===== run.sh =====
#!/bin/bash
# the make line also repeats each setting of config.mk as NAME=value (left out here)
make -C /OpenROAD-flow-scripts/flow DESIGN_CONFIG=/design/flow/config.mk WORK_HOME=/design/flow/orfs CLKGATE_MAP_FILE= finish

===== config.mk =====
export PLATFORM = sky130hd
export DESIGN_NAME = UART
export DESIGN_NICKNAME = UART
export VERILOG_FILES = /design/flow/design.v
export SDC_FILE = /design/flow/constraint.sdc
export NUM_CORES = 4
export LEC_CHECK = 0
export CAP_MARGIN = 20
export CORE_MARGIN = 2
export CORE_UTILIZATION = 72
export CTS_CLUSTER_DIAMETER = 353
export PLACE_DENSITY_LB_ADDON = 0.01
export SETUP_SLACK_MARGIN = 0.8
export SLEW_MARGIN = 20

===== constraint.sdc =====
create_clock -name core_clock -period 2.94 [get_ports {CLK}]
set_input_delay 0.5880 -clock core_clock [delete_from_list [all_inputs] [get_ports {CLK}]]
set_output_delay 0.5880 -clock core_clock [all_outputs]
set_load 0.01 [all_outputs]

===== design.v =====
module UART_TX_CTRL
#(
    parameter [ 1:0] RDY       = 2'b01,
    parameter [ 1:0] LOAD      = 2'b10,
    parameter [ 1:0] SEND      = 2'b11,
    parameter [ 3:0] IDX_MAX   = 10,
    parameter [13:0] TMR_MAX   = 14'b10100010110000  
)
(
    input  wire       CLK,
    input  wire       rst,
    input  wire       send,
    input  wire [7:0] send_data,
    output wire       ready,
    output wire       UART_TX
);
reg         tx_bit;
reg  [ 1:0] tx_state;
reg  [ 9:0] tx_data;
reg  [ 3:0] index;
reg  [13:0] tx_tmr;
wire        bit_done;
always @(posedge CLK) begin : state_transition
    if (rst)
        tx_state <= RDY;
    else
    case (tx_state)
        RDY:
            if (send)
                tx_state <= LOAD;
        LOAD:
            tx_state <= SEND;
        SEND:
            if (bit_done) begin
                if (index == IDX_MAX)
                    tx_state <= RDY;
                else
                    tx_state <= LOAD;
            end
        default:  
            tx_state <= RDY;
    endcase
end
always @(posedge CLK) begin : timing
    if (rst || tx_state == RDY) begin
        tx_tmr <= 14'd0;
    end
    else begin
        if (bit_done)
            tx_tmr <= 14'd0;
        else
            tx_tmr <= tx_tmr + 1;
    end
end
always @(posedge CLK) begin : increment_index
    if (rst || tx_state == RDY)
        index <= 0;
    else if (tx_state == LOAD)
        index <= index + 1;
end
always @(posedge CLK) begin : data_latch
    if (send)
        tx_data <= {1'b1, send_data, 1'b0};
end
always @(posedge CLK) begin : bit0
    if (rst || tx_state == RDY)
        tx_bit <= 1'b1;
    else if (tx_state == LOAD)
        tx_bit <= tx_data[index];
end
assign bit_done = (tx_tmr == TMR_MAX)? 1 : 0;
assign UART_TX   = tx_bit;
assign ready     = (tx_state == RDY)? 1 : 0;
endmodule
module UART_RX_CTRL
#(
    parameter [ 2:0] WAIT_START  = 3'b001,
    parameter [ 2:0] STORE_START = 3'b010,
    parameter [ 2:0] STORE_DATA  = 3'b011,
    parameter [ 2:0] STORE_STOP  = 3'b100,
    parameter [ 2:0] STORE_LAST  = 3'b101,
    parameter [13:0] TMR_MAX     = 14'b10100010110000  
)(
    input  wire        CLK,
    input  wire        rst,
    input  wire        UART_RX,
    output reg  [ 7:0] recv_data,
    output wire        vald_data
);
reg  [ 2:0] rx_reg;
reg  [ 2:0] rx_state;
reg  [13:0] rx_tmr;
reg  [ 2:0] bit_count;
wire        sample_point;
wire        startbit_detected;
always @(posedge CLK) begin : rx_latch_n_shift
    if (rst)
        rx_reg <= 3'd0;
    else
        rx_reg <= {rx_reg[1:0], UART_RX};
end
function set_startbit_detected;
    input state, rx2, rx1;
    begin
        if (state==WAIT_START && rx2==1'b1 && rx1==1'b0)
            set_startbit_detected = 1'b1;
        else
            set_startbit_detected = 1'b0;
    end
endfunction
assign startbit_detected = set_startbit_detected(
                            rx_state,
                            rx_reg[2],
                            rx_reg[1]
                        );
always @(posedge CLK) begin : rx_timer
    if (rst) begin
        rx_tmr <= 14'd0;
    end
    else if (startbit_detected == 1'b1) begin
        rx_tmr <= 14'd0;
    end
    else begin
        if (rx_tmr == TMR_MAX)
            rx_tmr <= 14'd0;
        else
            rx_tmr <= rx_tmr + 14'd1;
    end
end
assign sample_point = (rx_tmr == 14'd0)? 1'b1 : 1'b0;
always @(posedge CLK) begin : state_transition_n_bit_count
    if (rst) begin
        rx_state  <= WAIT_START;
        bit_count <= 3'd0;
    end
    else
    case (rx_state)
        WAIT_START:
            if (startbit_detected == 1'b1) begin
                rx_state <= STORE_START;
                bit_count <= 3'd0;
            end
        STORE_START:
            if (sample_point == 1'b1) begin
                if (rx_reg[1] == 1'b0)
                    rx_state <= STORE_DATA;
                else  
                    rx_state <= WAIT_START;
            end
        STORE_DATA:
            if (sample_point == 1'b1) begin
                recv_data <= {rx_reg[1], recv_data[7:1]};
                if (bit_count == 3'd7)
                    rx_state <= STORE_STOP;
                else
                    bit_count <= bit_count + 3'd1;
            end
        STORE_STOP:
            if (sample_point == 1'b1) begin
                if (rx_reg[1] == 1'b1)
                    rx_state <= STORE_LAST;
                else  
                    rx_state <= WAIT_START;
            end
        STORE_LAST:
            rx_state <= WAIT_START;
        default:  
            rx_state <= WAIT_START;
    endcase
end
assign vald_data = (rx_state == STORE_LAST)? 1'b1 : 1'b0;
endmodule
module FIFO
#(
    parameter ADDR_WIDTH = 8,
    parameter DATA_WIDTH = 8
)
(
    input  wire                  CLK,
    input  wire                  rst,
    input  wire                  w_enable,
    input  wire                  r_enable,
    input  wire [DATA_WIDTH-1:0] w_data,
    output reg  [DATA_WIDTH-1:0] r_data,
    output reg  [ADDR_WIDTH:0]   count
);
reg [ADDR_WIDTH-1:0] w_addr;
reg [ADDR_WIDTH-1:0] r_addr;
reg [DATA_WIDTH-1:0] ram [2**ADDR_WIDTH-1:0];
always @(posedge CLK) begin : dpm
    if (w_enable)
        ram[w_addr] <= w_data;
    if (rst)
        r_data      <= 0;
    else if (r_enable)
        r_data      <= ram[r_addr];
end
always @(posedge CLK) begin : addr
    if (rst) begin
        w_addr <= 0;
        r_addr <= 0;
    end
    else begin
        if (w_enable)
            w_addr <= w_addr + 1'b1;
        if (r_enable)
            r_addr <= r_addr + 1'b1;
    end
end
always @(posedge CLK) begin : count_data
    if (rst)
        count <= 0;
    else
    case ({w_enable, r_enable})
        2'b00: count <= count;
        2'b01: count <= count - 1'b1;
        2'b10: count <= count + 1'b1;
        2'b11: count <= count;
    endcase
end
endmodule
module UART
#(
    parameter [ 2:0] WAIT_ACTI      = 3'b001,
    parameter [ 2:0] SEND_CHAR      = 3'b010,
    parameter [ 2:0] RDY            = 3'b011,
    parameter [ 2:0] WAIT_RDY       = 3'b100,
    parameter [ 3:0] BTN_STR_LEN    = 4'd8,
    parameter [ 1:0] PARROT_STR_LEN = 2'd3,
    parameter        BTN            = 1'b0,
    parameter        PARROT         = 1'b1,
    parameter [13:0] BAUD_TMR_MAX   = 14'd15  
)
(
    input  wire CLK,        
    input  wire rst,        
    input  wire btn_0,      
    output wire UART_TX,    
    input  wire UART_RX     
);
reg  [ 2:0] uart_state;
wire [ 7:0] btn_str        [ 7:0];
reg  [ 3:0] str_idx;
reg         send_mode;
reg         send_char;
wire        send;
reg  [ 7:0] send_data;
wire        ready;
assign send = send_char;
wire [ 7:0] recv_data;
wire        vald_data;
wire        w_enable;
wire        r_enable;
wire [ 7:0] r_data;
wire [ 8:0] count;
assign btn_str[0] = 8'h02;  
assign btn_str[1] = 8'h41;  
assign btn_str[2] = 8'h52;  
assign btn_str[3] = 8'h54;  
assign btn_str[4] = 8'h59;  
assign btn_str[5] = 8'h0D;  
assign btn_str[6] = 8'h0A;  
assign btn_str[7] = 8'h03;  
UART_TX_CTRL #(.TMR_MAX(BAUD_TMR_MAX)) uart_tx_ctrl (
    CLK,
    rst,
    send,
    send_data,
    ready,
    UART_TX
);
UART_RX_CTRL #(.TMR_MAX(BAUD_TMR_MAX)) uart_rx_ctrl (
    CLK,
    rst,
    UART_RX,
    recv_data,
    vald_data
);
assign w_enable = (vald_data == 1'b1 && count < 2**8);
assign r_enable = (count > 0 && uart_state == WAIT_ACTI)? 1 : 0;
FIFO fifo (
    CLK,
    rst,
    w_enable,
    r_enable,
    recv_data,  
    r_data,
    count
);
always @(posedge CLK) begin : state_transition
    if (rst) begin
        uart_state <= WAIT_ACTI;
        send_mode  <= BTN;
    end
    else
    case (uart_state)
        WAIT_ACTI:
            if (r_enable) begin
                uart_state <= SEND_CHAR;
                send_mode  <= PARROT;
            end
            else if (btn_0 == 1'b1) begin
                uart_state <= SEND_CHAR;
                send_mode  <= BTN;
            end
        SEND_CHAR:
            uart_state <= RDY;
        RDY:
            uart_state <= WAIT_RDY;
        WAIT_RDY:
            if (ready == 1'b1) begin
                case (send_mode)
                    PARROT: begin
                        uart_state <= WAIT_ACTI;
                    end
                    BTN: begin
                        if (str_idx == BTN_STR_LEN)
                            uart_state <= WAIT_ACTI;
                        else
                            uart_state <= SEND_CHAR;
                    end
                endcase
            end
        default:  
            uart_state <= WAIT_ACTI;
    endcase
end
always @(posedge CLK) begin : inc_idx
    if (rst || uart_state == WAIT_ACTI)
        str_idx <= 0;
    else if (uart_state == SEND_CHAR)
        str_idx <= str_idx + 1;
end
always @(posedge CLK) begin : char_load
    if (rst) begin
        send_char <= 1'b0;
        send_data <= 0;
    end
    else if (uart_state == SEND_CHAR) begin
        send_char <= 1'b1;
        if (send_mode == PARROT)
            send_data <= r_data;
        else if (send_mode == BTN)
            send_data <= btn_str[str_idx[2:0]];
    end
    else begin
        send_char <= 1'b0;
    end
end
endmodule

==> impl_metrics.toml, run 1 <==
# flow metrics
[status]
status = "complete, but fails checks"
so_faults = "setup timing"

[synthesis]
edf_count = 2064
common_cells = "edfxtp_1, mux4_2, nor2_1"
yosys-top-cells-area = "edfxtp_1, mux4_2, dfxtp_1"
adder_share = 0.00409
async_flop_share = 0
yosysWarnings = 4
syn_area_mm2 = 0.0845
ys_sh_mux = 0.154
synth-simple-area-share = 0.0351
syn_inst = 4213
yosysUniqueCellTypes = 70
avgSynthCellArea_um2 = 20.1
ff_type = "edfxtp_1"
synth_seq_share = 0.756
yosysTopAreaCell = "edfxtp_1"
synth.most_common_cell = "edfxtp_1"
yosys_area_mm2 = 0.0845
compound_area_frac = 0.0283
ys_cells = 4213
fp_nets = 4244
synth.comb.largest_family = "multiplexers"
ys_ff = 2160
yosys.area.top_type_share = 0.734
ys_sh_xor = 0.00456

[routing]
drtPass1Iterations = 20
postRouteAntennaNets = 0
routed_wl_um = 261000
wl_per_cell_um = 39.1
drtIter0Drc = 9387
drcViolationCount = 0
vias = 50100
viasPerCell = 7.50

[clocking]
clock_sinks = 2160
root_buffer = "clkbuf_16"
cts_tree = "built"
clk_pin_slew_worst_paths_ns = 0.06
cts_buffers = 201
cts_hold_buf = 0
cts_buffer_depth = 3
insertion_delay_ns = 0.87
htree_levels = 4

[run]
cap_viol_max_count = 0
tool_warnings = 72

[global_routing]
antenna_found_initial = 17
grt_overflow = 0
grt_usage = 0.420
grt_pass1_wl_um = 351000
grt_pass1_vias = 48600
grt_max_degree = 178

[timing]
fin_ws_ns = -0.255
rsz0062_at_grt = "true"
max_freq_mhz = 313
hold_viol_final = 0
setup-violations-final = 8
worst_pin_slew_ns = 1.15
maxSlewViolCount = 0
finClkSkew_ns = 0.0637
period_used_share = 1.09
fin_crit_ns = 3.19
relSlewSlack = 0.236

[power_and_ir_drop]
p_comb_mw = 17.8
p_comb_frac = 0.231
pwr-share-clk = 0.333
vdd_drop_max_mv = 0.950
powerDensity_mw_per_mm2 = 757
switching_share = 0.268
p_leak_nw = 32.9
p_sw_mw = 20.7
power.share.sequential = 0.436
internal_power_mw = 56.5
pg_seq_mw = 33.7
pg_clk_mw = 25.7
power_leader = "sequential cells"

[setup_path]
crit_end = "fifo.r_data[0]$_SDFFE_PP0P_"
critical_path_buf_inv_count = 4
slowest_delay_ns = 0.53
reg2regPathDepth = 10
end_kind = "register"
cpMaxStageDelayCell = "mux4_2"
crit_chain = "buf_12 -> buf_16 -> buf_16 -> buf_16 -> mux4_2 -> a22oi_1 -> o21ai_1 -> a22oi_2 -> nand4_1 -> a32o_1"
crit_family = "AND-OR/OR-AND gates"
critPathKind = "reg2reg"
crit_path_start_kind = "register"
crit_top_cell = "buf_16"
arrival_ns = 3.91
cp_max_fo = 17
rr_endpoint = "fifo.r_data[0]$_SDFFE_PP0P_"
path_depth = 10
required_ns = 3.66
r2r_slack_ns = -0.25
reg2reg_from = "fifo.r_addr[0]$_SDFFE_PP0P_"
startpoint = "fifo.r_addr[0]$_SDFFE_PP0P_"

[die]
core_mm2 = 0.116
die_w_um = 347
die_y_um = 347
fp-row-count = 125
initial_core_util = 0.727
dieArea_mm2 = 0.120
ios = 5

[cells_and_area]
design_area_mm2 = 0.102
nets = 5017
syn_to_final_growth_pct = 20.6

[placement]
post-place-ws_ns = -0.214
portBuffers = 4
dpl.hpwl_um = 138000
gp_congestion = 1.02
place_area_mm2 = 0.0908

[worst_hold_path]
hold_path_class = "in2reg"
worstHoldEndpoint = "fifo.r_addr[7]$_SDFFE_PP0P_"
hold_depth = 2
holdCritStartpoint = "rst"
==> layer usage <==
metal	global-route usage	part of all wire	vias up
li1	-	-	18900
met1	0.549	0.31	25000
met2	0.636	0.46	4955
met3	0.128	0.15	1198
met4	0.247	0.078	22
met5	0.00920	0.0013	-
==> metrics by stage <==
step	hold WS, ns	utilization	power [mW]	setup TNS, ns	std cells
floorplan	0.403	-	44.0	-2297.58	4213
global placement	0.414	0.782	48.8	-0.329	6140
detailed placement	0.413	0.782	48.9	-0.650	6140
CTS	0.183	0.860	74.9	-0.121	6610
global route	0.210	0.877	78.6	-0.737	6672
finish	0.230	0.877	77.2	-1.05	6680
==> timing repair <==
item	CTS	global route
pin swaps	75	80
setup buffers	93	50
cloned	14	10
gates resized	400	316
setup endpoints to repair	2080	2084
==> area by class of cell <==
cell class	instances	area (um^2)
diodes	10	25.0
clock buffers	246	5340
clock inverters	117	940
fillers	4211	14300
inverters	29	114
multi-input cells	1779	20900
flip-flops and latches	2160	63900
well taps	1524	1910
repair buffers	815	8790
==> run 2: changes to the inputs <==
Settings changed: CTS_CLUSTER_DIAMETER 353 to 29, SETUP_SLACK_MARGIN 0.8 to 0.84.
==> impl_metrics.toml, run 2 <==
# generated from flow reports
[synthesis]
ff_type = "edfxtp_1"
common_cells = "edfxtp_1, mux4_2, nor2_1"
yosys_area_mm2 = 0.0845
edf_count = 2064
compound_area_frac = 0.0283
syn_inst = 4213
fp_nets = 4244
ys_cells = 4213
ys_ff = 2160
ys_sh_xor = 0.00456
syn_area_mm2 = 0.0845
yosysTopAreaCell = "edfxtp_1"
synth.most_common_cell = "edfxtp_1"
async_flop_share = 0
avgSynthCellArea_um2 = 20.1
synth-simple-area-share = 0.0351
synth_seq_share = 0.756
ys_sh_mux = 0.154
yosysWarnings = 4
adder_share = 0.00409
yosysUniqueCellTypes = 70
synth.comb.largest_family = "multiplexers"
yosys-top-cells-area = "edfxtp_1, mux4_2, dfxtp_1"
yosys.area.top_type_share = 0.734

[die]
initial_core_util = 0.727
die_w_um = 347
die_y_um = 347
ios = 5
fp-row-count = 125
core_mm2 = 0.116
dieArea_mm2 = 0.120

[placement]
dpl.hpwl_um = 138000
portBuffers = 4
gp_congestion = 1.02
post-place-ws_ns = -0.214

[status]
failing_step = "clock tree synthesis (4_1_cts)"
status = "stopped before the end"
stop_error = "[ERROR DPL-0033] detailed placement checks failed during check placement."
## run 2: stage by stage
stage | hold slack [ns] | utilization | cells | instance area, um^2 | power (mW)
3_3_place_gp | 0.414 | 0.782 | 6140 | 90800 | 48.8
2_1_floorplan | 0.403 | - | 4213 | 84500 | 44.0
3_5_place_dp | 0.413 | 0.782 | 6140 | 90800 | 48.9
==> run 3: changes to the inputs <==
Settings changed: ABC_AREA set to 0, CAP_MARGIN 20 to 35, CELL_PAD_IN_SITES_GLOBAL_PLACEMENT set to 1, CORE_MARGIN 2 to 4, CORE_UTILIZATION 72 to 65, CTS_CLUSTER_DIAMETER 29 to unset, CTS_CLUSTER_SIZE set to 93, PLACE_DENSITY_LB_ADDON 0.01 to 0.0, SETUP_SLACK_MARGIN 0.84 to unset, SLEW_MARGIN 20 to 35.
Clock period 2.94 ns to 2.84 ns, I/O delays scaled along.
==> impl_metrics.toml, run 3 <==
# flow metrics
[clocking]
insertion_delay_ns = 0.84
root_buffer = "clkbuf_16"
cts_buffers = 207
cts_buffer_depth = 3
cts_tree = "built"
htree_levels = 4
clk_pin_slew_worst_paths_ns = 0.06
clock_sinks = 2160

[setup_path]
arrival_ns = 3.68
rr_endpoint = "fifo.r_data[1]$_SDFFE_PP0P_"
end_kind = "register"
critical_path_buf_inv_count = 1
r2r_slack_ns = -0.08
reg2regPathDepth = 8
required_ns = 3.60
crit_family = "AND-OR/OR-AND gates"
path_depth = 8
slowest_delay_ns = 0.54
cpMaxStageDelayCell = "a21oi_1"
cp_max_fo = 15
crit_path_start_kind = "register"
reg2reg_from = "fifo.r_addr[2]$_SDFFE_PP0P_"
crit_chain = "buf_4 -> nand2b_1 -> o22ai_1 -> a21oi_1 -> nor2_1 -> o211ai_1 -> nand4_1 -> o221ai_1"
startpoint = "fifo.r_addr[2]$_SDFFE_PP0P_"
critPathKind = "reg2reg"
crit_end = "fifo.r_data[1]$_SDFFE_PP0P_"

[power_and_ir_drop]
pg_seq_mw = 34.8
pg_clk_mw = 26.9
power_leader = "sequential cells"
power.share.sequential = 0.443
powerDensity_mw_per_mm2 = 790
internal_power_mw = 58.7
p_leak_nw = 32.2
pwr-share-clk = 0.342
p_comb_mw = 16.9
vdd_drop_max_mv = 0.695
switching_share = 0.253
p_comb_frac = 0.215
p_sw_mw = 19.9

[cells_and_area]
postLayoutCoreUtil = 0.769
fill_cells = 7061
nets = 4966
syn_to_final_growth_pct = 17.7

[synthesis]
yosysWarnings = 4
synth_seq_share = 0.756
yosys-top-cells-area = "edfxtp_1, mux4_2, dfxtp_1"
compound_area_frac = 0.0283
yosysTopAreaCell = "edfxtp_1"
ys_sh_xor = 0.00456
common_cells = "edfxtp_1, mux4_2, nor2_1"
yosysUniqueCellTypes = 70
edf_count = 2064
adder_share = 0.00409
ys_sh_mux = 0.154
synth.most_common_cell = "edfxtp_1"
async_flop_share = 0
synth.comb.largest_family = "multiplexers"
syn_area_mm2 = 0.0845
syn_inst = 4213
ff_type = "edfxtp_1"
fp_nets = 4244
ys_cells = 4213
ys_ff = 2160
avgSynthCellArea_um2 = 20.1
synth-simple-area-share = 0.0351
yosys.area.top_type_share = 0.734
yosys_area_mm2 = 0.0845

[worst_hold_path]
hold_path_class = "in2reg"
worstHoldEndpoint = "fifo.r_addr[2]$_SDFFE_PP0P_"
hold_depth = 2
holdCritStartpoint = "rst"

[routing]
drtIter0Drc = 6246
routed_wl_um = 221000
viasPerCell = 6.65
vias = 45700
postRouteAntennaNets = 0
drtPass1Iterations = 5
drcViolationCount = 0
wl_per_cell_um = 32.2

[status]
status = "complete, but fails checks"
so_faults = "setup timing"

[global_routing]
grt_pass1_wl_um = 321000
grt_usage = 0.332
antenna_found_initial = 4
grt_pass1_vias = 45000
grt_overflow = 0
grt_max_degree = 149

[die]
initial_core_util = 0.653
fp-row-count = 132
ios = 5
die_w_um = 369
die_y_um = 369
core_mm2 = 0.129
dieArea_mm2 = 0.136

[timing]
finClkSkew_ns = 0.0329
worst_pin_slew_ns = 0.885
setup-violations-final = 6
rsz0062_at_grt = "true"
maxSlewViolCount = 0
period_used_share = 1.03
fin_ws_ns = -0.0803
whs_ns = 0.272
fin_crit_ns = 2.92
max_freq_mhz = 342
hold_viol_final = 0
relSlewSlack = 0.410

[placement]
portBuffers = 4
dpl.hpwl_um = 143000
gp_congestion = 0.941
post-place-ws_ns = -0.503

[run]
tool_warnings = 57
cap_viol_max_count = 0
-- run 3: what timing repair did --
item                                    in CTS  in global routing
endpoints found under the setup margin      10                 40
setup buffers                               13                 26
gates cloned                                 1                  2
gates resized                               66                 71
pin swaps                                   10                 18
hold buffers                                 0                  0
-- run 3: metal layers --
metal | global-route usage | part of all wire | vias up
li1 | - | - | 18700
met1 | 0.493 | 0.38 | 23700
met2 | 0.499 | 0.46 | 2836
met3 | 0.0765 | 0.11 | 442
met4 | 0.118 | 0.041 | 2
met5 | 0 | 0.000059 | -
-- run 3: layout make-up --
type	count	area, um^2	area share
antenna	2	5.00	0.0000503
clock buffer	244	5400	0.0543
clock inverter	150	1240	0.0125
inverter	29	111	0.00112
multi-input combinational	1779	19600	0.197
sequential	2160	63900	0.643
tap	1742	2180	0.0219
timing repair buffer	758	6940	0.0698
-- run 3: metrics by stage --
step,instances,setup TNS (ns),total power [mW],cell area (um^2)
detailed placement,6428,-3.27,51.0,91700
finish,6864,-0.315,78.6,99400
floorplan,4213,-2503.37,45.5,84500
global route,6862,-0.822,81.2,99400
CTS,6835,-0.228,78.1,98800
global placement,6428,-3.07,50.9,91700
==> run 4: changes to the inputs <==
Settings changed: CAP_MARGIN 35 to 15, CORE_MARGIN 4 to 2, CORE_UTILIZATION 65 to 71, CTS_CLUSTER_SIZE 93 to 74, SETUP_SLACK_MARGIN set to 0.83.
==> impl_metrics.toml, run 4 <==
# flow metrics
[run]
tool_warnings = 72
cap_viol_max_count = 0

[setup_path]
critical_path_buf_inv_count = 6
slowest_delay_ns = 0.52
path_depth = 12
end_kind = "register"
cp_max_fo = 6
crit_end = "fifo.r_data[7]$_SDFFE_PP0P_"
crit_path_start_kind = "register"
crit_family = "multiplexers"
crit_chain = "buf_12 -> buf_12 -> buf_16 -> buf_16 -> buf_6 -> mux4_2 -> mux4_2 -> nor2_2 -> a211oi_2 -> a211oi_4 -> buf_4 -> o32ai_2"
required_ns = 3.58
startpoint = "fifo.r_addr[0]$_SDFFE_PP0P_"
reg2regPathDepth = 12
rr_endpoint = "fifo.r_data[7]$_SDFFE_PP0P_"
cpMaxStageDelayCell = "mux4_2"
critPathKind = "reg2reg"
reg2reg_from = "fifo.r_addr[0]$_SDFFE_PP0P_"
arrival_ns = 3.98
r2r_slack_ns = -0.40

[cells_and_area]
syn_to_final_growth_pct = 21.4
layout.cells.non_filler = 6741
fill_cells = 4421
nets = 5067

[clocking]
cts_tree = "built"
htree_levels = 4
root_buffer = "clkbuf_16"
insertion_delay_ns = 0.88
cts_buffers = 205
cts_hold_buf = 0
clk_pin_slew_worst_paths_ns = 0.07
cts_buffer_depth = 3
clock_sinks = 2160

[synthesis]
ys_cells = 4213
yosysWarnings = 4
syn_inst = 4213
yosysUniqueCellTypes = 70
async_flop_share = 0
syn_area_mm2 = 0.0845
synth.most_common_cell = "edfxtp_1"
common_cells = "edfxtp_1, mux4_2, nor2_1"
ys_sh_mux = 0.154
yosys-top-cells-area = "edfxtp_1, mux4_2, dfxtp_1"
avgSynthCellArea_um2 = 20.1
yosysTopAreaCell = "edfxtp_1"
synth.comb.largest_family = "multiplexers"
ys_sh_xor = 0.00456
yosys_area_mm2 = 0.0845
ff_type = "edfxtp_1"
yosys.area.top_type_share = 0.734
synth_seq_share = 0.756
edf_count = 2064
ys_ff = 2160
compound_area_frac = 0.0283
adder_share = 0.00409
fp_nets = 4244
synth-simple-area-share = 0.0351

[placement]
dp.cells = 6221
portBuffers = 4
gp_congestion = 0.963
dpl.hpwl_um = 141000

[routing]
viasPerCell = 7.40
drtIter0Drc = 8847
wl_per_cell_um = 38.4
drtPass1Iterations = 8
postRouteAntennaNets = 0
routed_wl_um = 259000
drcViolationCount = 0
vias = 49900

[timing]
fin_ws_ns = -0.398
setup-violations-final = 8
hold_viol_final = 0
rsz0062_at_grt = "true"
period_used_share = 1.14
worst_pin_slew_ns = 1.02
maxSlewViolCount = 0
max_freq_mhz = 309
relSlewSlack = 0.317
finClkSkew_ns = 0.0462
fin_crit_ns = 3.24

[power_and_ir_drop]
pwr-share-clk = 0.335
powerDensity_mw_per_mm2 = 788
pg_seq_mw = 34.8
power_leader = "sequential cells"
vdd_drop_max_mv = 0.931
p_leak_nw = 33.2
power.share.sequential = 0.431
switching_share = 0.266
p_sw_mw = 21.5
p_comb_frac = 0.234
internal_power_mw = 59.3
total_power_mw = 80.8
pg_clk_mw = 27.1
p_comb_mw = 18.9

[die]
die_y_um = 349
ios = 5
dieArea_mm2 = 0.122
initial_core_util = 0.715
core_mm2 = 0.118
die_w_um = 349
fp-row-count = 126

[global_routing]
grt_overflow = 0
grt_usage = 0.411
grt_max_degree = 150
grt_pass1_wl_um = 347000
antenna_found_initial = 13
grt_pass1_vias = 48900

[worst_hold_path]
hold_path_class = "in2reg"
worstHoldEndpoint = "uart_rx_ctrl.rx_reg[0]$_SDFF_PP0_"
hold_depth = 2
holdCritStartpoint = "rst"

[status]
so_faults = "setup timing"
status = "complete, but fails checks"
==> run 4: repair_timing <==
item	4_1_cts	5_1_grt
gates cloned	9	2
pin swaps	99	95
gates resized	391	382
setup endpoints to repair	2079	2094
buffers inserted	71	62
==> run 4: routing by layer <==
layer	routed length, um	global-route usage	vias to the layer above
met5	112	0	-
met2	121000	0.637	4829
met4	19300	0.226	14
met3	37500	0.115	1111
met1	80600	0.540	25000
li1	-	-	18900
==> run 4: area by class of cell <==
| class | count | area (um^2) | area share |
|---|---|---|---|
| sequential | 2160 | 63900 | 0.623 |
| multi-input combinational | 1779 | 21000 | 0.205 |
| timing repair buffer | 861 | 9070 | 0.0884 |
| clock buffer | 244 | 5390 | 0.0526 |
| tap | 1536 | 1920 | 0.0187 |
| clock inverter | 125 | 1070 | 0.0105 |
| inverter | 29 | 116 | 0.00113 |
| antenna | 7 | 17.5 | 0.000171 |
==> run 4: stage by stage <==
stage,worst slack [ns],area (um^2),hold slack [ns],util,setup TNS (ns)
after floorplan,-1.22,84500,0.403,-,-2503.37
after global placement,-0.716,91400,0.416,0.774,-3.25
after detailed placement,-0.626,91400,0.416,0.774,-3.48
after CTS,-0.149,100000,0.246,0.851,-0.781
after global routing,-0.359,103000,0.267,0.868,-1.91
final,-0.398,103000,0.264,0.868,-2.03
==> run 5: changes to the inputs <==
Settings changed: ABC_AREA 0 to unset, CELL_PAD_IN_SITES_DETAIL_PLACEMENT set to 2, CELL_PAD_IN_SITES_GLOBAL_PLACEMENT 1 to unset, CORE_ASPECT_RATIO set to 1.1, CORE_MARGIN 2 to 6, CORE_UTILIZATION 71 to 57, CTS_CLUSTER_SIZE 74 to unset, GPL_TIMING_DRIVEN set to 1, MAX_ROUTING_LAYER set to met4, PLACE_DENSITY_LB_ADDON 0.0 to unset, SETUP_SLACK_MARGIN 0.83 to -0.01, SLEW_MARGIN 35 to 40, TNS_END_PERCENT set to 100.
Clock period 2.84 ns to 2.8 ns, I/O delays scaled along.
==> impl_metrics.toml, run 5 <==
# generated from flow reports
[synthesis]
syn_inst = 4213
yosysWarnings = 4
ys_ff = 2160
synth-simple-area-share = 0.0351
ys_sh_mux = 0.154
fp_nets = 4244
avgSynthCellArea_um2 = 20.1
compound_area_frac = 0.0283
yosysUniqueCellTypes = 70
synth_seq_share = 0.756
edf_count = 2064
synth.comb.largest_family = "multiplexers"
ys_cells = 4213
yosysTopAreaCell = "edfxtp_1"
adder_share = 0.00409
yosys_area_mm2 = 0.0845
synth.most_common_cell = "edfxtp_1"
common_cells = "edfxtp_1, mux4_2, nor2_1"
ff_type = "edfxtp_1"
yosys-top-cells-area = "edfxtp_1, mux4_2, dfxtp_1"
syn_area_mm2 = 0.0845
ys_sh_xor = 0.00456
yosys.area.top_type_share = 0.734
async_flop_share = 0

[status]
failing_step = "detailed placement (3_5_place_dp)"
status = "stopped before the end"
stop_error = "[ERROR DPL-0033] detailed placement checks failed during check placement."

[die]
core_mm2 = 0.146
ios = 5
die_y_um = 416
fp-row-count = 147
dieArea_mm2 = 0.158
die_w_um = 379
initial_core_util = 0.577

[placement]
portBuffers = 4
gp_congestion = 0.943
==> run 6: changes to the inputs <==
Settings changed: CAP_MARGIN 15 to 20, CELL_PAD_IN_SITES_DETAIL_PLACEMENT 2 to unset, CORE_ASPECT_RATIO 1.1 to unset, CORE_MARGIN 6 to 2, CORE_UTILIZATION 57 to 65, GPL_TIMING_DRIVEN 1 to unset, SETUP_SLACK_MARGIN -0.01 to unset, SLEW_MARGIN 40 to 20, TNS_END_PERCENT 100 to unset.
Clock period 2.8 ns to 7.84 ns, I/O delays scaled along.
==> impl_metrics.toml, run 6 <==
# flow metrics
[status]
status = "finished clean"

[synthesis]
ys_sh_mux = 0.154
yosys-top-cells-area = "edfxtp_1, mux4_2, dfxtp_1"
fp_nets = 4244
async_flop_share = 0
ys_ff = 2160
synth.most_common_cell = "edfxtp_1"
ff_type = "edfxtp_1"
synth_seq_share = 0.756
synth.comb.largest_family = "multiplexers"
yosysWarnings = 4
syn_area_mm2 = 0.0845
common_cells = "edfxtp_1, mux4_2, nor2_1"
yosys_area_mm2 = 0.0845
yosys.area.top_type_share = 0.734
yosysTopAreaCell = "edfxtp_1"
ys_cells = 4213
syn_inst = 4213
avgSynthCellArea_um2 = 20.1
synth-simple-area-share = 0.0351
adder_share = 0.00409
edf_count = 2064
ys_sh_xor = 0.00456
yosysUniqueCellTypes = 70
compound_area_frac = 0.0283

[timing]
finClkSkew_ns = 0.0287
whs_ns = 0.431
worst_pin_slew_ns = 1.17
fin_crit_ns = 4.35
maxSlewViolCount = 0
period_used_share = 0.555
hold_viol_final = 0
setup-tns-final_ns = 0
rsz0062_at_grt = "false"
setup-violations-final = 0
relSlewSlack = 0.223
max_freq_mhz = 230

[setup_path]
reg2reg_from = "fifo.r_addr[2]$_SDFFE_PP0P_"
cpMaxStageDelayCell = "dfxtp_4"
cp_max_fo = 38
arrival_ns = 5.05
reg2regPathDepth = 9
end_kind = "register"
required_ns = 8.54
startpoint = "fifo.r_addr[2]$_SDFFE_PP0P_"
crit_family = "AND-OR/OR-AND gates"
slowest_delay_ns = 0.87
crit_top_cell = "buf_4"
crit_end = "fifo.r_data[1]$_SDFFE_PP0P_"
crit_chain = "buf_4 -> and2_1 -> buf_4 -> a221oi_1 -> a21o_1 -> a222oi_1 -> nor2_1 -> o31ai_1 -> o221ai_1"
critical_path_buf_inv_count = 2
path_depth = 9
crit_path_start_kind = "register"
r2r_slack_ns = 3.49
rr_endpoint = "fifo.r_data[1]$_SDFFE_PP0P_"
critPathKind = "reg2reg"

[routing]
routed_wl_um = 212000
drtIter0Drc = 6395
postRouteAntennaNets = 0
drtPass1Iterations = 8
vias = 42900
viasPerCell = 6.93
wl_per_cell_um = 34.3
drcViolationCount = 0

[power_and_ir_drop]
vdd_drop_max_mv = 0.257
switching_share = 0.255
pwr-share-clk = 0.353
p_sw_mw = 6.90
powerDensity_mw_per_mm2 = 292
power.share.sequential = 0.469
p_leak_nw = 28.2
p_comb_frac = 0.178
pg_seq_mw = 12.7
pg_clk_mw = 9.58
power_leader = "sequential cells"
p_comb_mw = 4.81
internal_power_mw = 20.2

[die]
fp-row-count = 132
core_mm2 = 0.129
initial_core_util = 0.653
die_y_um = 365
ios = 5
dieArea_mm2 = 0.133
die_w_um = 365

[placement]
dpl.hpwl_um = 129000
portBuffers = 4
dp.cells = 5793
gp_congestion = 0.968

[clocking]
root_buffer = "clkbuf_16"
insertion_delay_ns = 0.84
clock_sinks = 2160
cts_tree = "built"
cts_hold_buf = 0
cts_resized = 0
cts_buffers = 206
clk_pin_slew_worst_paths_ns = 0.06
cts_setup_buffers = 0
cts_buffer_depth = 3
htree_levels = 4

[global_routing]
grt_max_degree = 175
grt_pass1_wl_um = 305000
grt_pass1_vias = 42400
grt_overflow = 0
grt_usage = 0.337
antenna_found_initial = 11

[cells_and_area]
layout.cells.non_filler = 6185
syn_to_final_growth_pct = 9.75
nets = 4291

[run]
tool_warnings = 55
cap_viol_max_count = 0

[worst_hold_path]
hold_depth = 0
hold_path_class = "reg2reg"
worstHoldEndpoint = "uart_tx_ctrl.tx_data[6]$_DFFE_PP_"
holdCritStartpoint = "send_data[5]$_SDFFE_PP0P_"
## run 6: through the flow
stage | area [um^2] | total power [mW] | util | setup WS, ns
final | 92700 | 27.1 | 0.717 | 3.49
after global routing | 92700 | 27.8 | 0.717 | 3.43
after CTS | 92600 | 27.2 | 0.716 | 3.62
after floorplan | 84500 | 16.5 | - | 3.78
after detailed placement | 86200 | 17.7 | 0.666 | 3.64
after global placement | 86200 | 17.7 | 0.666 | 3.65
## run 6: final cells by class
cell class	instances	area, um^2
inverters	29	111
clock inverters	106	880
well taps	1742	2180
clock buffers	274	5580
diodes	11	27.5
multi-input cells	1779	19200
flip-flops and latches	2160	63900
repair buffers	84	822
fillers	7610	36600
## run 6: per-layer routing
metal | wire (um) | GRT usage
met1 | 82200 | 0.476
met2 | 101000 | 0.498
met3 | 22000 | 0.0761
met4 | 7310 | 0.114
met5 | 0 | -
==> run 7: changes to the inputs <==
Settings changed: CORE_UTILIZATION 65 to 72, CTS_CLUSTER_DIAMETER set to 363, CTS_CLUSTER_SIZE set to 14, MAX_ROUTING_LAYER met4 to unset, PLACE_DENSITY_LB_ADDON set to 0.01, SETUP_SLACK_MARGIN set to 0.79.
Clock period 7.84 ns to 2.73 ns, I/O delays scaled along.
==> impl_metrics.toml, run 7 <==
# flow metrics
[status]
status = "complete, but fails checks"
so_faults = "setup timing"

[clocking]
cts_tree = "built"
htree_levels = 4
insertion_delay_ns = 0.82
clock_sinks = 2160
cts_buffers = 172
cts_hold_buf = 0
root_buffer = "clkbuf_16"
clk_pin_slew_worst_paths_ns = 0.07
cts_buffer_depth = 3

[run]
tool_warnings = 67
cap_viol_max_count = 0

[synthesis]
yosys-top-cells-area = "edfxtp_1, mux4_2, dfxtp_1"
common_cells = "edfxtp_1, mux4_2, nor2_1"
compound_area_frac = 0.0283
ff_type = "edfxtp_1"
yosysUniqueCellTypes = 70
ys_ff = 2160
adder_share = 0.00409
edf_count = 2064
synth_seq_share = 0.756
yosys.area.top_type_share = 0.734
syn_area_mm2 = 0.0845
ys_sh_xor = 0.00456
yosys_area_mm2 = 0.0845
avgSynthCellArea_um2 = 20.1
yosysWarnings = 4
ys_sh_mux = 0.154
fp_nets = 4244
async_flop_share = 0
syn_inst = 4213
synth-simple-area-share = 0.0351
ys_cells = 4213
synth.comb.largest_family = "multiplexers"
synth.most_common_cell = "edfxtp_1"
yosysTopAreaCell = "edfxtp_1"

[setup_path]
crit_family = "multiplexers"
crit_top_cell = "mux4_2"
reg2reg_from = "fifo.r_addr[0]$_SDFFE_PP0P_"
critPathKind = "reg2reg"
path_depth = 9
arrival_ns = 3.91
crit_path_start_kind = "register"
r2r_slack_ns = -0.48
reg2regPathDepth = 9
rr_endpoint = "fifo.r_data[0]$_SDFFE_PP0P_"
cpMaxStageDelayCell = "mux4_2"
end_kind = "register"
critical_path_buf_inv_count = 2
cp_max_fo = 7
crit_chain = "buf_12 -> mux4_2 -> mux4_2 -> nor2_4 -> nor3_4 -> nor4_4 -> buf_4 -> o21ai_2 -> a32o_1"
slowest_delay_ns = 0.64
required_ns = 3.43
startpoint = "fifo.r_addr[0]$_SDFFE_PP0P_"
crit_end = "fifo.r_data[0]$_SDFFE_PP0P_"

[power_and_ir_drop]
p_leak_nw = 32.2
p_sw_mw = 20.6
pwr-share-clk = 0.292
p_comb_mw = 19.0
internal_power_mw = 57.4
p_comb_frac = 0.243
power_leader = "sequential cells"
total_power_mw = 78.1
vdd_drop_max_mv = 0.809
pg_clk_mw = 22.8
pg_seq_mw = 36.3
powerDensity_mw_per_mm2 = 780
power.share.sequential = 0.465
switching_share = 0.264

[timing]
setup-violations-final = 9
worst_pin_slew_ns = 1.28
relSlewSlack = 0.140
fin_ws_ns = -0.476
hold_viol_final = 0
max_freq_mhz = 312
rsz0062_at_grt = "true"
fin_crit_ns = 3.21
finClkSkew_ns = 0.0363
period_used_share = 1.17
maxSlewViolCount = 0

[global_routing]
grt_pass1_wl_um = 343000
grt_pass1_vias = 48000
antenna_found_initial = 13
grt_usage = 0.409
grt_max_degree = 170
grt_overflow = 0

[die]
ios = 5
dieArea_mm2 = 0.120
die_y_um = 347
die_w_um = 347
fp-row-count = 125
initial_core_util = 0.727
core_mm2 = 0.116

[placement]
portBuffers = 4
gp_congestion = 1.04
dpl.hpwl_um = 140000
post-place-ws_ns = -0.708
dp.cells = 6204
place_area_mm2 = 0.0914

[worst_hold_path]
hold_depth = 2
hold_path_class = "in2reg"
worstHoldEndpoint = "uart_rx_ctrl.rx_reg[0]$_SDFF_PP0_"
holdCritStartpoint = "UART_RX"

[routing]
vias = 48300
drtPass1Iterations = 7
drtIter0Drc = 8781
drcViolationCount = 0
wl_per_cell_um = 37.1
viasPerCell = 7.34
routed_wl_um = 244000
postRouteAntennaNets = 0

[cells_and_area]
syn_to_final_growth_pct = 18.4
design_area_mm2 = 0.100
nets = 5025
layout.cells.non_filler = 6584
[run 7: metal layers]
layer  part of all wire  track usage
met5            0.00051            0
met2               0.47        0.626
met4              0.070        0.224
met3               0.15        0.110
met1               0.32        0.547
[run 7: stage by stage]
step	setup TNS [ns]	hold WS [ns]	util
4_1_cts	-2.03	0.282	0.852
3_5_place_dp	-3.18	0.425	0.787
3_3_place_gp	-3.03	0.416	0.787
6_report	-3.13	0.310	0.861
5_1_grt	-3.06	0.299	0.861
2_1_floorplan	-2729.84	0.403	-
[run 7: repair_timing]
action | 4_1_cts | 5_1_grt
pin swaps | 84 | 60
setup endpoints to repair | 2083 | 2108
buffers inserted | 102 | 23
gates resized | 376 | 229
cloned | 14 | 1
[run 7: area by class of cell]
class	instances	area (um^2)
multi-input combinational	1779	20600
inverter	29	116
clock buffer	224	4560
tap	1524	1910
timing repair buffer	852	8760
fill	4581	16200
clock inverter	13	176
antenna	3	7.51
sequential	2160	63900
==> run 8: changes to the inputs <==
Settings changed: CORE_UTILIZATION 72 to 40, CTS_CLUSTER_DIAMETER 363 to 345, CTS_CLUSTER_SIZE 14 to unset, GPL_ROUTABILITY_DRIVEN set to 0, PLACE_DENSITY_LB_ADDON 0.01 to unset, SETUP_SLACK_MARGIN 0.79 to unset, SLEW_MARGIN 20 to 35.
Clock period 2.73 ns to 10.0 ns, I/O delays scaled along.
==> impl_metrics.toml, run 8 <==
# flow metrics
[clocking]
cts_hold_buf = 0
cts_buffers = 216
cts_setup_buffers = 0
cts_tree = "built"
htree_levels = 4
cts_resized = 0
clock_sinks = 2160
insertion_delay_ns = 0.87
clk_pin_slew_worst_paths_ns = 0.06
cts_buffer_depth = 3
root_buffer = "clkbuf_16"

[global_routing]
grt-busiest-layer = "met2"
grt_pass1_wl_um = 313000
met3_usage = 0.0434
antenna_found_initial = 8
grt_usage = 0.202
grt_overflow = 0
grtUsageMet1 = 0.274
grtUsageMet2 = 0.319
grt_pass1_vias = 42300
grt_max_degree = 184

[timing]
setup-tns-final_ns = 0
setup-violations-final = 0
finClkSkew_ns = 0.0576
max_freq_mhz = 222
fin_crit_ns = 4.51
maxSlewViolCount = 0
period_used_share = 0.451
fin_ws_ns = 5.49
worst_pin_slew_ns = 1.00
hold_viol_final = 0
rsz0062_at_grt = "false"
relSlewSlack = 0.324

[setup_path]
critPathKind = "reg2reg"
r2r_slack_ns = 5.49
crit_top_cell = "buf_12"
required_ns = 10.73
crit_path_start_kind = "register"
cp_max_fo = 59
end_kind = "register"
cpMaxStageDelayCell = "a311oi_2"
rr_endpoint = "fifo.r_data[1]$_SDFFE_PP0P_"
startpoint = "fifo.r_addr[0]$_SDFFE_PP0P_"
slowest_delay_ns = 0.73
crit_chain = "buf_12 -> buf_12 -> buf_16 -> mux4_2 -> a22oi_1 -> nand3_1 -> a311oi_2 -> o211ai_1 -> nand4_1 -> o221ai_1"
path_depth = 10
arrival_ns = 5.24
crit_family = "AND-OR/OR-AND gates"
reg2reg_from = "fifo.r_addr[0]$_SDFFE_PP0P_"
critical_path_buf_inv_count = 3
crit_end = "fifo.r_data[1]$_SDFFE_PP0P_"
reg2regPathDepth = 10

[run]
cap_viol_max_count = 0
tool_warnings = 53

[cells_and_area]
regArea_mm2 = 0.0639
fill_cells = 17700
syn_to_final_growth_pct = 12.3
logic_area_mm2 = 0.0194
nets = 4314
design_area_mm2 = 0.0949

[synthesis]
ys_ff = 2160
synth-simple-area-share = 0.0351
yosys_area_mm2 = 0.0845
yosysWarnings = 4
ys_sh_mux = 0.154
avgSynthCellArea_um2 = 20.1
yosysUniqueCellTypes = 70
compound_area_frac = 0.0283
yosys-top-cells-area = "edfxtp_1, mux4_2, dfxtp_1"
ys_sh_xor = 0.00456
syn_area_mm2 = 0.0845
edf_count = 2064
common_cells = "edfxtp_1, mux4_2, nor2_1"
synth.comb.largest_family = "multiplexers"
ff_type = "edfxtp_1"
yosys.area.top_type_share = 0.734
async_flop_share = 0
fp_nets = 4244
synth_seq_share = 0.756
yosysTopAreaCell = "edfxtp_1"
ys_cells = 4213
adder_share = 0.00409
syn_inst = 4213
synth.most_common_cell = "edfxtp_1"

[power_and_ir_drop]
pwr-share-clk = 0.365
total_power_mw = 21.5
powerDensity_mw_per_mm2 = 226
internal_power_mw = 15.9
power_leader = "sequential cells"
vdd_drop_max_mv = 0.269
switching_share = 0.257
p_comb_frac = 0.171
p_comb_mw = 3.68
pg_seq_mw = 9.95
p_leak_nw = 28.5
pg_clk_mw = 7.84
p_sw_mw = 5.52
power.share.sequential = 0.464

[routing]
routed_wl_um = 219000
viasPerCell = 5.79
wl_per_cell_um = 30.2
vias = 42100
postRouteAntennaNets = 0
drtPass1Iterations = 6
drcViolationCount = 0
drtIter0Drc = 4958

[die]
initial_core_util = 0.403
core_mm2 = 0.210
fp-row-count = 168
die_w_um = 464
die_y_um = 464
ios = 5
dieArea_mm2 = 0.215

[placement]
portBuffers = 4
post-place-ws_ns = 5.54
place_area_mm2 = 0.0877
dpl.hpwl_um = 130000

[worst_hold_path]
worstHoldEndpoint = "uart_tx_ctrl.tx_data[4]$_DFFE_PP_"
hold_depth = 0
hold_path_class = "reg2reg"
holdCritStartpoint = "send_data[3]$_SDFFE_PP0P_"

[status]
status = "finished clean"
run 8: layer usage:
| layer | vias to the layer above | routed length, um |
|---|---|---|
| met5 | - | 27 |
| met4 | 4 | 8590 |
| met3 | 401 | 18200 |
| met2 | 1862 | 104000 |
| met1 | 22400 | 88200 |
| li1 | 17400 | - |
run 8: cell type report:
class,count,area share
repair buffers,97,0.0113
clock buffers,265,0.0592
well taps,2805,0.0370
clock inverters,138,0.0126
multi-input cells,1779,0.205
inverters,29,0.00117
diodes,1,0.0000264
flip-flops and latches,2160,0.674
run 8: metrics by stage:
stage,cells,util,hold slack [ns]
final,7274,0.452,0.430
after global routing,7273,0.452,0.439
after CTS,7267,0.451,0.431
after detailed placement,6864,0.418,0.417
after global placement,6858,0.417,0.419
after floorplan,4213,-,0.403
==> run 9: changes to the inputs <==
Settings changed: CORE_UTILIZATION 40 to 64, CTS_CLUSTER_DIAMETER 345 to unset, CTS_CLUSTER_SIZE set to 49, GPL_ROUTABILITY_DRIVEN 0 to unset, PLACE_DENSITY_LB_ADDON set to 0.02, SETUP_SLACK_MARGIN set to 1.98, SLEW_MARGIN 35 to 20.
Clock period 10.0 ns to 6.74 ns, I/O delays scaled along.
==> impl_metrics.toml, run 9 <==
# flow metrics
[clocking]
cts_resized = 0
clk_pin_slew_worst_paths_ns = 0.06
insertion_delay_ns = 0.83
cts_buffers = 206
cts_tree = "built"
clock_sinks = 2160
cts_hold_buf = 0
htree_levels = 4
cts_setup_buffers = 0
root_buffer = "clkbuf_16"
cts_buffer_depth = 3

[setup_path]
crit_path_start_kind = "register"
cpMaxStageDelayCell = "dfxtp_4"
reg2regPathDepth = 7
path_depth = 7
critPathKind = "reg2reg"
end_kind = "register"
crit_chain = "buf_12 -> mux4_2 -> mux4_2 -> nor2_1 -> o32ai_1 -> nor3_1 -> o31ai_1"
cp_max_fo = 103
startpoint = "fifo.r_addr[0]$_SDFFE_PP0P_"
reg2reg_from = "fifo.r_addr[0]$_SDFFE_PP0P_"
r2r_slack_ns = 2.47
slowest_delay_ns = 0.85
critical_path_buf_inv_count = 1
crit_family = "multiplexers"
rr_endpoint = "fifo.r_data[3]$_SDFFE_PP0P_"
arrival_ns = 4.94
crit_end = "fifo.r_data[3]$_SDFFE_PP0P_"
crit_top_cell = "mux4_2"
required_ns = 7.41

[synthesis]
yosysUniqueCellTypes = 70
syn_inst = 4213
ys_ff = 2160
ys_sh_xor = 0.00456
avgSynthCellArea_um2 = 20.1
synth-simple-area-share = 0.0351
yosys-top-cells-area = "edfxtp_1, mux4_2, dfxtp_1"
adder_share = 0.00409
ys_cells = 4213
synth.most_common_cell = "edfxtp_1"
yosysTopAreaCell = "edfxtp_1"
common_cells = "edfxtp_1, mux4_2, nor2_1"
fp_nets = 4244
synth_seq_share = 0.756
yosysWarnings = 4
yosys_area_mm2 = 0.0845
ff_type = "edfxtp_1"
edf_count = 2064
async_flop_share = 0
syn_area_mm2 = 0.0845
compound_area_frac = 0.0283
yosys.area.top_type_share = 0.734
synth.comb.largest_family = "multiplexers"
ys_sh_mux = 0.154

[cells_and_area]
nets = 4295
syn_to_final_growth_pct = 9.67

[placement]
portBuffers = 4
gp_congestion = 0.928
dpl.hpwl_um = 123000

[power_and_ir_drop]
pg_seq_mw = 14.8
powerDensity_mw_per_mm2 = 336
pwr-share-clk = 0.354
p_comb_frac = 0.171
power_leader = "sequential cells"
p_comb_mw = 5.33
internal_power_mw = 23.4
pg_clk_mw = 11.0
vdd_drop_max_mv = 0.282
switching_share = 0.250
total_power_mw = 31.2
p_leak_nw = 28.2
p_sw_mw = 7.80
power.share.sequential = 0.475

[timing]
setup-tns-final_ns = 0
period_used_share = 0.633
worst_pin_slew_ns = 1.23
finClkSkew_ns = 0.0244
max_freq_mhz = 234
hold_viol_final = 0
maxSlewViolCount = 0
whs_ns = 0.431
rsz0062_at_grt = "false"
setup-violations-final = 0
relSlewSlack = 0.183
fin_crit_ns = 4.27

[global_routing]
antenna_found_initial = 4
grt_overflow = 0
grt_max_degree = 252
grt_pass1_vias = 41900
grt_pass1_wl_um = 302000
grt_usage = 0.316

[routing]
drcViolationCount = 0
wl_per_cell_um = 33.7
postRouteAntennaNets = 0
vias = 42300
drtIter0Drc = 5753
routed_wl_um = 209000
drtPass1Iterations = 6
viasPerCell = 6.82

[die]
fp-row-count = 133
initial_core_util = 0.643
die_y_um = 367
dieArea_mm2 = 0.135
die_w_um = 367
ios = 5
core_mm2 = 0.131

[run]
cap_viol_max_count = 0
tool_warnings = 63

[worst_hold_path]
hold_path_class = "reg2reg"
hold_depth = 0
worstHoldEndpoint = "uart_tx_ctrl.tx_data[7]$_DFFE_PP_"
holdCritStartpoint = "send_data[6]$_SDFFE_PP0P_"

[status]
status = "finished clean"
-- run 9: metal layers --
metal	GRT usage	up-vias	wire (um)
met1	0.466	22200	82600
met5	0	-	65
met4	0.110	10	7770
li1	-	17400	-
met2	0.474	2275	97400
met3	0.0720	418	21000
-- run 9: through the flow --
stage / cells / instance area (um^2) / worst slack (ns) / util
after global routing: 6193 / 92600 / 2.44 / 0.706
after global placement: 5810 / 86300 / 2.56 / 0.657
after detailed placement: 5810 / 86300 / 2.60 / 0.657
final: 6194 / 92600 / 2.47 / 0.706
after CTS: 6192 / 92600 / 2.60 / 0.705
after floorplan: 4213 / 84500 / 2.68 / -
-- run 9: final cells by class --
class / instances / area (um^2)
antenna: 1 / 2.50
clock buffer: 270 / 5520
clock inverter: 112 / 837
multi-input combinational: 1779 / 19200
sequential: 2160 / 63900
inverter: 29 / 111
tap: 1755 / 2200
fill: 7851 / 38700
timing repair buffer: 88 / 898
==> run 10: changes to the inputs <==
Settings changed: CORE_UTILIZATION 64 to 49, CTS_CLUSTER_SIZE 49 to unset, PLACE_DENSITY_LB_ADDON 0.02 to unset, SETUP_SLACK_MARGIN 1.98 to unset.
Clock period 6.74 ns to 4.66 ns, I/O delays scaled along.
==> impl_metrics.toml, run 10 <==
# flow metrics
[power_and_ir_drop]
p_sw_mw = 11.9
pwr-share-clk = 0.362
total_power_mw = 46.2
pg_seq_mw = 21.4
powerDensity_mw_per_mm2 = 487
power_leader = "sequential cells"
p_comb_mw = 8.13
p_leak_nw = 29.1
p_comb_frac = 0.176
pg_clk_mw = 16.7
switching_share = 0.257
power.share.sequential = 0.462
vdd_drop_max_mv = 0.376
internal_power_mw = 34.3

[timing]
worst_pin_slew_ns = 1.14
period_used_share = 0.875
max_freq_mhz = 245
finClkSkew_ns = 0.0360
hold_viol_final = 0
fin_crit_ns = 4.08
fin_ws_ns = 0.582
maxSlewViolCount = 0
setup-violations-final = 0
rsz0062_at_grt = "false"
relSlewSlack = 0.242
whs_ns = 0.433
setup-tns-final_ns = 0

[setup_path]
crit_end = "fifo.r_data[5]$_SDFFE_PP0P_"
end_kind = "register"
crit_chain = "buf_12 -> buf_12 -> mux4_2 -> mux4_2 -> nor2_1 -> nor3_1 -> a2111oi_0 -> buf_4 -> o32ai_1"
reg2regPathDepth = 9
required_ns = 5.39
r2r_slack_ns = 0.58
rr_endpoint = "fifo.r_data[5]$_SDFFE_PP0P_"
critPathKind = "reg2reg"
arrival_ns = 4.81
cpMaxStageDelayCell = "a2111oi_0"
crit_family = "multiplexers"
critical_path_buf_inv_count = 3
startpoint = "fifo.r_addr[0]$_SDFFE_PP0P_"
reg2reg_from = "fifo.r_addr[0]$_SDFFE_PP0P_"
path_depth = 9
crit_path_start_kind = "register"
cp_max_fo = 36
slowest_delay_ns = 0.87

[synthesis]
ys_sh_xor = 0.00456
synth-simple-area-share = 0.0351
avgSynthCellArea_um2 = 20.1
synth.most_common_cell = "edfxtp_1"
ys_ff = 2160
ys_cells = 4213
compound_area_frac = 0.0283
fp_nets = 4244
yosysUniqueCellTypes = 70
async_flop_share = 0
edf_count = 2064
common_cells = "edfxtp_1, mux4_2, nor2_1"
yosys-top-cells-area = "edfxtp_1, mux4_2, dfxtp_1"
synth_seq_share = 0.756
yosys_area_mm2 = 0.0845
syn_area_mm2 = 0.0845
adder_share = 0.00409
syn_inst = 4213
yosys.area.top_type_share = 0.734
ys_sh_mux = 0.154
yosysTopAreaCell = "edfxtp_1"
synth.comb.largest_family = "multiplexers"
ff_type = "edfxtp_1"
yosysWarnings = 4

[placement]
portBuffers = 4
dp.cells = 6503
gp_congestion = 0.913
post-place-ws_ns = 0.713
dpl.hpwl_um = 139000

[cells_and_area]
nets = 4441
layout.cells.non_filler = 6907
fill_cells = 13000
syn_to_final_growth_pct = 12.4

[run]
cap_viol_max_count = 0
tool_warnings = 60

[global_routing]
grt_overflow = 0
grt_usage = 0.257
grt_max_degree = 212
antenna_found_initial = 4
grt_pass1_vias = 42200
grt_pass1_wl_um = 319000

[routing]
postRouteAntennaNets = 0
drtIter0Drc = 5574
routed_wl_um = 223000
drcViolationCount = 0
vias = 42700
wl_per_cell_um = 32.3
drtPass1Iterations = 8
viasPerCell = 6.18

[worst_hold_path]
hold_depth = 0
holdCritStartpoint = "send_data[5]$_SDFFE_PP0P_"
hold_path_class = "reg2reg"
worstHoldEndpoint = "uart_tx_ctrl.tx_data[6]$_DFFE_PP_"

[clocking]
insertion_delay_ns = 0.86
cts_buffer_depth = 3
clk_pin_slew_worst_paths_ns = 0.06
root_buffer = "clkbuf_16"
clock_sinks = 2160
htree_levels = 4
cts_setup_buffers = 0
cts_resized = 0
cts_hold_buf = 0
cts_tree = "built"
cts_buffers = 215

[die]
die_y_um = 419
die_w_um = 419
dieArea_mm2 = 0.176
core_mm2 = 0.171
ios = 5
initial_core_util = 0.493
fp-row-count = 152

[status]
status = "finished clean"
## run 10: through the flow
step                      instance area [um^2]  utilization
after floorplan                          84500            -
after global placement                   88200        0.515
after detailed placement                 88200        0.515
after CTS                                95000        0.554
after global routing                     95000        0.554
final                                    95000        0.554
## run 10: final cells by class
class                      instances  area, um^2  share of cell area
sequential                      2160       63900               0.673
multi-input combinational       1779       19200               0.202
clock buffer                     256        5610              0.0590
tap                             2310        2890              0.0304
timing repair buffer             225        2080              0.0219
clock inverter                   145        1160              0.0122
inverter                          29         111             0.00117
antenna                            3        7.51           0.0000790
## run 10: routing by layer
layer	global-route usage	wire, um	vias to the layer above
li1	-	-	17700
met1	0.375	92600	22700
met2	0.393	104000	1936
met3	0.0533	19200	417
met4	0.0808	7220	2
met5	0	13	-
==> run 11: changes to the inputs <==
Settings changed: CORE_UTILIZATION 49 to 67.
Clock period 4.66 ns to 5.06 ns, I/O delays scaled along.
==> impl_metrics.toml, run 11 <==
# flow metrics
[global_routing]
grt_pass1_wl_um = 308000
grtUsageMet2 = 0.511
grt_pass1_vias = 43000
grt_usage = 0.337
met3_usage = 0.0779
grtUsageMet1 = 0.487
grt-busiest-layer = "met2"
antenna_found_initial = 6
grt_overflow = 0
grt_max_degree = 226

[clocking]
cts_buffer_depth = 3
root_buffer = "clkbuf_16"
cts_buffers = 205
cts_setup_buffers = 0
htree_levels = 4
clock_sinks = 2160
clk_pin_slew_worst_paths_ns = 0.06
insertion_delay_ns = 0.83
cts_tree = "built"
cts_hold_buf = 0
cts_resized = 0

[power_and_ir_drop]
internal_power_mw = 31.6
power_leader = "sequential cells"
p_sw_mw = 10.5
p_leak_nw = 28.5
pg_clk_mw = 15.0
pwr-share-clk = 0.358
power.share.sequential = 0.468
pg_seq_mw = 19.7
powerDensity_mw_per_mm2 = 452
vdd_drop_max_mv = 0.463
p_comb_frac = 0.174
switching_share = 0.249
p_comb_mw = 7.32

[die]
dieArea_mm2 = 0.129
initial_core_util = 0.674
die_y_um = 359
die_w_um = 359
ios = 5
fp-row-count = 130
core_mm2 = 0.125

[synthesis]
yosys-top-cells-area = "edfxtp_1, mux4_2, dfxtp_1"
yosys.area.top_type_share = 0.734
ys_sh_mux = 0.154
adder_share = 0.00409
yosysWarnings = 4
fp_nets = 4244
ys_cells = 4213
avgSynthCellArea_um2 = 20.1
compound_area_frac = 0.0283
synth.most_common_cell = "edfxtp_1"
yosysUniqueCellTypes = 70
yosysTopAreaCell = "edfxtp_1"
synth_seq_share = 0.756
synth.comb.largest_family = "multiplexers"
edf_count = 2064
common_cells = "edfxtp_1, mux4_2, nor2_1"
async_flop_share = 0
synth-simple-area-share = 0.0351
ys_sh_xor = 0.00456
syn_area_mm2 = 0.0845
ff_type = "edfxtp_1"
syn_inst = 4213
yosys_area_mm2 = 0.0845
ys_ff = 2160

[status]
status = "finished clean"

[placement]
portBuffers = 4
gp_congestion = 0.935
dpl.hpwl_um = 128000
post-place-ws_ns = 0.858
dp.cells = 5737

[timing]
fin_ws_ns = 0.559
relSlewSlack = 0.177
fin_crit_ns = 4.50
maxSlewViolCount = 0
rsz0062_at_grt = "false"
setup-violations-final = 0
period_used_share = 0.889
hold_viol_final = 0
worst_pin_slew_ns = 1.23
max_freq_mhz = 222
finClkSkew_ns = 0.0190
setup-tns-final_ns = 0

[setup_path]
arrival_ns = 5.19
crit_family = "simple AND/OR/NAND/NOR gates"
crit_end = "fifo.r_data[3]$_SDFFE_PP0P_"
crit_chain = "buf_12 -> buf_4 -> mux4_2 -> mux2i_1 -> o22ai_1 -> nor4_1 -> o21ai_0 -> nand3_1 -> o31ai_1"
cp_max_fo = 33
startpoint = "fifo.r_addr[0]$_SDFFE_PP0P_"
reg2regPathDepth = 9
slowest_delay_ns = 0.97
crit_path_start_kind = "register"
critical_path_buf_inv_count = 2
rr_endpoint = "fifo.r_data[3]$_SDFFE_PP0P_"
r2r_slack_ns = 0.56
path_depth = 9
critPathKind = "reg2reg"
end_kind = "register"
reg2reg_from = "fifo.r_addr[0]$_SDFFE_PP0P_"
required_ns = 5.75
cpMaxStageDelayCell = "nor4_1"

[run]
tool_warnings = 64
cap_viol_max_count = 0

[worst_hold_path]
holdCritStartpoint = "send_data[1]$_SDFFE_PP0P_"
hold_depth = 0
hold_path_class = "reg2reg"
worstHoldEndpoint = "uart_tx_ctrl.tx_data[2]$_DFFE_PP_"

[routing]
vias = 43400
drcViolationCount = 0
drtPass1Iterations = 9
viasPerCell = 7.09
routed_wl_um = 214000
drtIter0Drc = 6361
wl_per_cell_um = 34.9
postRouteAntennaNets = 0

[cells_and_area]
nets = 4329
layout.cells.non_filler = 6120
syn_to_final_growth_pct = 10.2
## run 11: area by class of cell
| cell class | instances | area (um^2) |
|---|---|---|
| diodes | 1 | 2.50 |
| clock buffers | 266 | 5530 |
| clock inverters | 112 | 1010 |
| fillers | 7046 | 32300 |
| inverters | 29 | 111 |
| multi-input cells | 1779 | 19200 |
| flip-flops and latches | 2160 | 63900 |
| well taps | 1650 | 2060 |
| repair buffers | 123 | 1290 |
## run 11: layer usage
| metal | up-vias | wire (um) |
|---|---|---|
| met5 | - | 41 |
| met4 | 6 | 9510 |
| met3 | 495 | 23900 |
| met2 | 2821 | 100000 |
| met1 | 22600 | 80300 |
| li1 | 17400 | - |
## run 11: stage by stage
step	util	hold slack, ns	total power [mW]	area, um^2
5_1_grt	0.742	0.433	43.2	93100
4_1_cts	0.742	0.406	42.1	93000
2_1_floorplan	-	0.403	25.5	84500
6_report	0.742	0.433	42.0	93100
3_5_place_dp	0.689	0.421	27.4	86500
3_3_place_gp	0.689	0.425	27.3	86400
==> run 12: changes to the inputs <==
Settings changed: CORE_UTILIZATION 67 to 40, CTS_CLUSTER_DIAMETER set to 150, PLACE_DENSITY_LB_ADDON set to 0.23.
Clock period 5.06 ns to 10.0 ns, I/O delays scaled along.
==> impl_metrics.toml, run 12 <==
# flow metrics
[synthesis]
syn_area_mm2 = 0.0845
synth_seq_share = 0.756
ys_sh_mux = 0.154
ys_sh_xor = 0.00456
yosysUniqueCellTypes = 70
compound_area_frac = 0.0283
fp_nets = 4244
yosys-top-cells-area = "edfxtp_1, mux4_2, dfxtp_1"
synth.most_common_cell = "edfxtp_1"
adder_share = 0.00409
avgSynthCellArea_um2 = 20.1
yosysWarnings = 4
synth-simple-area-share = 0.0351
yosys_area_mm2 = 0.0845
ff_type = "edfxtp_1"
syn_inst = 4213
yosysTopAreaCell = "edfxtp_1"
common_cells = "edfxtp_1, mux4_2, nor2_1"
async_flop_share = 0
yosys.area.top_type_share = 0.734
synth.comb.largest_family = "multiplexers"
ys_ff = 2160
ys_cells = 4213
edf_count = 2064

[timing]
max_freq_mhz = 208
finClkSkew_ns = 0.0363
rsz0062_at_grt = "false"
setup-violations-final = 0
worst_pin_slew_ns = 1.24
hold_viol_final = 0
whs_ns = 0.431
setup-tns-final_ns = 0
period_used_share = 0.481
fin_crit_ns = 4.81
relSlewSlack = 0.160
maxSlewViolCount = 0

[placement]
gp_congestion = 0.859
dpl.hpwl_um = 131000
portBuffers = 4

[global_routing]
grt_max_degree = 195
antenna_found_initial = 3
grt_usage = 0.205
grt_overflow = 0
grt_pass1_wl_um = 317000
grt_pass1_vias = 41800

[power_and_ir_drop]
p_leak_nw = 28.5
pwr-share-clk = 0.368
power_leader = "sequential cells"
p_sw_mw = 5.56
internal_power_mw = 16.0
pg_seq_mw = 9.94
p_comb_mw = 3.69
pg_clk_mw = 7.95
p_comb_frac = 0.171
power.share.sequential = 0.461
vdd_drop_max_mv = 0.205
switching_share = 0.257
powerDensity_mw_per_mm2 = 228

[setup_path]
r2r_slack_ns = 5.19
required_ns = 10.72
slowest_delay_ns = 0.85
crit_end = "fifo.r_data[5]$_SDFFE_PP0P_"
crit_path_start_kind = "register"
crit_family = "buffers and inverters"
cp_max_fo = 114
rr_endpoint = "fifo.r_data[5]$_SDFFE_PP0P_"
arrival_ns = 5.53
critPathKind = "reg2reg"
path_depth = 9
end_kind = "register"
reg2reg_from = "fifo.r_addr[1]$_SDFFE_PP0P_"
startpoint = "fifo.r_addr[1]$_SDFFE_PP0P_"
cpMaxStageDelayCell = "buf_4"
reg2regPathDepth = 9
crit_chain = "buf_12 -> buf_4 -> mux4_2 -> mux4_2 -> nor2_1 -> nor3_1 -> a2111oi_0 -> buf_4 -> o32ai_1"
critical_path_buf_inv_count = 3

[worst_hold_path]
hold_depth = 0
holdCritStartpoint = "send_data[6]$_SDFFE_PP0P_"
worstHoldEndpoint = "uart_tx_ctrl.tx_data[7]$_DFFE_PP_"
hold_path_class = "reg2reg"

[routing]
postRouteAntennaNets = 0
routed_wl_um = 222000
drcViolationCount = 0
viasPerCell = 5.75
drtPass1Iterations = 5
wl_per_cell_um = 30.5
vias = 41900
drtIter0Drc = 4688

[clocking]
clock_sinks = 2160
htree_levels = 4
cts_buffers = 218
clk_pin_slew_worst_paths_ns = 0.06
cts_hold_buf = 0
cts_resized = 0
cts_setup_buffers = 0
insertion_delay_ns = 0.86
cts_buffer_depth = 3
root_buffer = "clkbuf_16"
cts_tree = "built"

[die]
fp-row-count = 168
dieArea_mm2 = 0.215
die_w_um = 464
initial_core_util = 0.403
ios = 5
die_y_um = 464
core_mm2 = 0.210

[run]
tool_warnings = 66
cap_viol_max_count = 0

[cells_and_area]
nets = 4314
fill_cells = 17900
syn_to_final_growth_pct = 11.9
postLayoutCoreUtil = 0.451

[status]
status = "finished clean"
[run 12: area by class of cell]
class / count / area, um^2 / area share
Antenna cell: 2 / 5.00 / 0.0000529
Clock buffer: 267 / 5720 / 0.0605
Clock inverter: 145 / 1210 / 0.0128
Inverter: 29 / 111 / 0.00118
Multi-Input combinational cell: 1779 / 19200 / 0.203
Sequential cell: 2160 / 63900 / 0.676
Tap cell: 2805 / 3510 / 0.0371
Timing Repair Buffer: 95 / 880 / 0.00931
[run 12: through the flow]
stage	power (mW)	worst slack, ns	instances	instance area [um^2]
3_3_place_gp	13.9	5.15	6867	87600
5_1_grt	22.3	4.94	7280	94500
4_1_cts	21.8	5.12	7280	94500
2_1_floorplan	12.9	5.94	4213	84500
6_report	21.6	5.19	7282	94500
3_5_place_dp	13.9	5.16	6868	87600
[run 12: layer usage]
layer / vias up / GRT usage / wire, um
li1: 17500 / - / -
met1: 22500 / 0.291 / 94800
met2: 1560 / 0.320 / 105000
met3: 354 / 0.0403 / 15900
met4: 4 / 0.0650 / 6810
met5: - / 0 / 22
Power and IR drop assume default switching activity.
